delta:
// pipelined
module pipelined(
    input  wire              clk,
    input  wire              rst,
    input  wire              in_valid,
    output wire              in_ready,
    input  wire signed [15:0] a,
    input  wire signed [15:0] b,
    input  wire signed [15:0] c,
    input  wire signed [15:0] d,
    input  wire signed [15:0] e,
    output reg               out_valid,
    input  wire              out_ready,
    output reg signed [31:0]  y
);
For scale: about 4,600 cells after synthesis, ~160 flip-flops, about 0.032 mm^2 of cells after synthesis.
==> flow/config.mk <==
export PLATFORM = sky130hd
export DESIGN_NAME = pipelined
export DESIGN_NICKNAME = pipelined
export VERILOG_FILES = /design/flow/design.v
export SDC_FILE = /design/flow/constraint.sdc
export NUM_CORES = 4
export LEC_CHECK = 0
export ABC_AREA = 1
export CAP_MARGIN = 20
export CORE_MARGIN = 2
export CORE_UTILIZATION = 72
export CTS_CLUSTER_DIAMETER = 199
export CTS_CLUSTER_SIZE = 45
export HOLD_SLACK_MARGIN = -0.06
export PLACE_DENSITY_LB_ADDON = 0.26
export SLEW_MARGIN = 0
export TNS_END_PERCENT = 5
==> flow/constraint.sdc <==
create_clock -name core_clock -period 7.11 [get_ports {clk}]
set_input_delay 1.4220 -clock core_clock [delete_from_list [all_inputs] [get_ports {clk}]]
set_output_delay 1.4220 -clock core_clock [all_outputs]
set_load 0.01 [all_outputs]
run.sh (not shown) runs the stock make flow with config.mk's settings and CLKGATE_MAP_FILE=.
What lagoon does differently from delta at the input level:
==> flow/config.mk <==
export PLATFORM = sky130hd
export DESIGN_NAME = pipelined
export DESIGN_NICKNAME = pipelined
export VERILOG_FILES = /design/flow/design.v
export SDC_FILE = /design/flow/constraint.sdc
export NUM_CORES = 4
export LEC_CHECK = 0
export CAP_MARGIN = 20
export CORE_MARGIN = 2
export CORE_UTILIZATION = 72
export PLACE_DENSITY = 0.67
export SETUP_SLACK_MARGIN = -0.32
export SLEW_MARGIN = 20
==> flow/constraint.sdc <==
create_clock -name core_clock -period 5.9 [get_ports {clk}]
set_input_delay 1.1800 -clock core_clock [delete_from_list [all_inputs] [get_ports {clk}]]
set_output_delay 1.1800 -clock core_clock [all_outputs]
set_load 0.01 [all_outputs]
## What came out
In lagoon the implementation completed, yet the final layout does not meet the checks, the culprit being setup timing. Non-clock buffer count (lagoon over delta): increase, 68%. From lagoon to delta, count of pins on the block boundary did not move at all. In the flow results for delta and lagoon, the area reported by Yosys stat is smaller on lagoon. delta → lagoon: synthesized area per cell has increased, number of rows created at floorplan has decreased, count of nets after finishing has decreased.
Setup changes, lagoon to fjord
-- flow/config.mk --
<<< lagoon, line 7
export LEC_CHECK = 0
export CAP_MARGIN = 20
export CORE_MARGIN = 2
export CORE_UTILIZATION = 72
export PLACE_DENSITY = 0.67
>>> fjord, line 7
export LEC_CHECK = 0
export CAP_MARGIN = 5
export CORE_MARGIN = 2
export CORE_UTILIZATION = 72
export CTS_CLUSTER_SIZE = 32
export PLACE_DENSITY = 0.67
==> flow/constraint.sdc <==
create_clock -name core_clock -period 6.35 [get_ports {clk}]
set_input_delay 1.2700 -clock core_clock [delete_from_list [all_inputs] [get_ports {clk}]]
set_output_delay 1.2700 -clock core_clock [all_outputs]
set_load 0.01 [all_outputs]
==> comparison <==
fjord vs lagoon, pin count of the biggest net entering global routing went up by 1.2%. Relative to lagoon, non-clock buffer count decreased by 49 in fjord. fjord has final cell count below what lagoon had. The wire length of the first global-routing pass in fjord sits about 6.5% below the value recorded for lagoon. fjord vs lagoon — summed area of non-filler cells in the final layout dropped by a few percent. Placement-stage worst setup slack in fjord vs lagoon: up 0.37 ns. Number of global-route vias before repair down about 5% in fjord wrt lagoon. In fjord the implementation completed, yet the final layout does not meet the checks, the culprit being setup timing.
> inputs changed (fjord -> willow)
==> flow/config.mk <==
export PLATFORM = sky130hd
export DESIGN_NAME = pipelined
export DESIGN_NICKNAME = pipelined
export VERILOG_FILES = /design/flow/design.v
export SDC_FILE = /design/flow/constraint.sdc
export NUM_CORES = 4
export LEC_CHECK = 0
export CAP_MARGIN = 20
export CORE_MARGIN = 2
export CORE_UTILIZATION = 72
export CTS_CLUSTER_SIZE = 60
export PLACE_DENSITY = 0.67
export SETUP_SLACK_MARGIN = -0.1
export SLEW_MARGIN = 20
==> flow/constraint.sdc <==
create_clock -name core_clock -period 6.23 [get_ports {clk}]
set_input_delay 1.2460 -clock core_clock [delete_from_list [all_inputs] [get_ports {clk}]]
set_output_delay 1.2460 -clock core_clock [all_outputs]
set_load 0.01 [all_outputs]
Results
- To summarise fjord: no stage aborted, but the layout did not pass its checks, failing on setup timing.
- willow failed in 5_1_grt with ODB-0269.
- Diff fjord -> willow: number of gates given a new drive strength after cts has increased, total half-perimeter wirelength after legalization and detailed placement has increased, area of placed instances has increased, area fraction in xor and xnor cells has remained practically unchanged, depth of the CTS H-tree has remained practically unchanged.
- In terms of total instance count after detailed placement, fjord and willow differ only marginally.
- Going from fjord to willow, worst slack at placement now sits lower; summed standard-cell area reported by yosys held; count of library flops with an enable pin shows no meaningful change; starting density of the core has remained practically unchanged.
## Diff of input files: maple against willow
-- flow/config.mk --
<<< willow, line 10
export CORE_UTILIZATION = 72
export CTS_CLUSTER_SIZE = 60
export PLACE_DENSITY = 0.67
>>> maple, line 10
export CORE_UTILIZATION = 72
export CTS_CLUSTER_SIZE = 51
export PLACE_DENSITY = 0.67
==> comparison <==
Stage in which a tool error killed maple: 5_1_grt.
As far as area of the core goes, willow and maple are indistinguishable; the numbers are identical.
Height of the die: willow vs maple identical
From willow to maple the numbers moved as follows: total number of placement rows essentially unchanged, total die area did not really move.
Re number of nets produced by synthesis: no difference whatsoever between willow and maple.
willow → maple: yosys synthesis chip area comparable, final weighted congestion in routability-driven placement comparable.
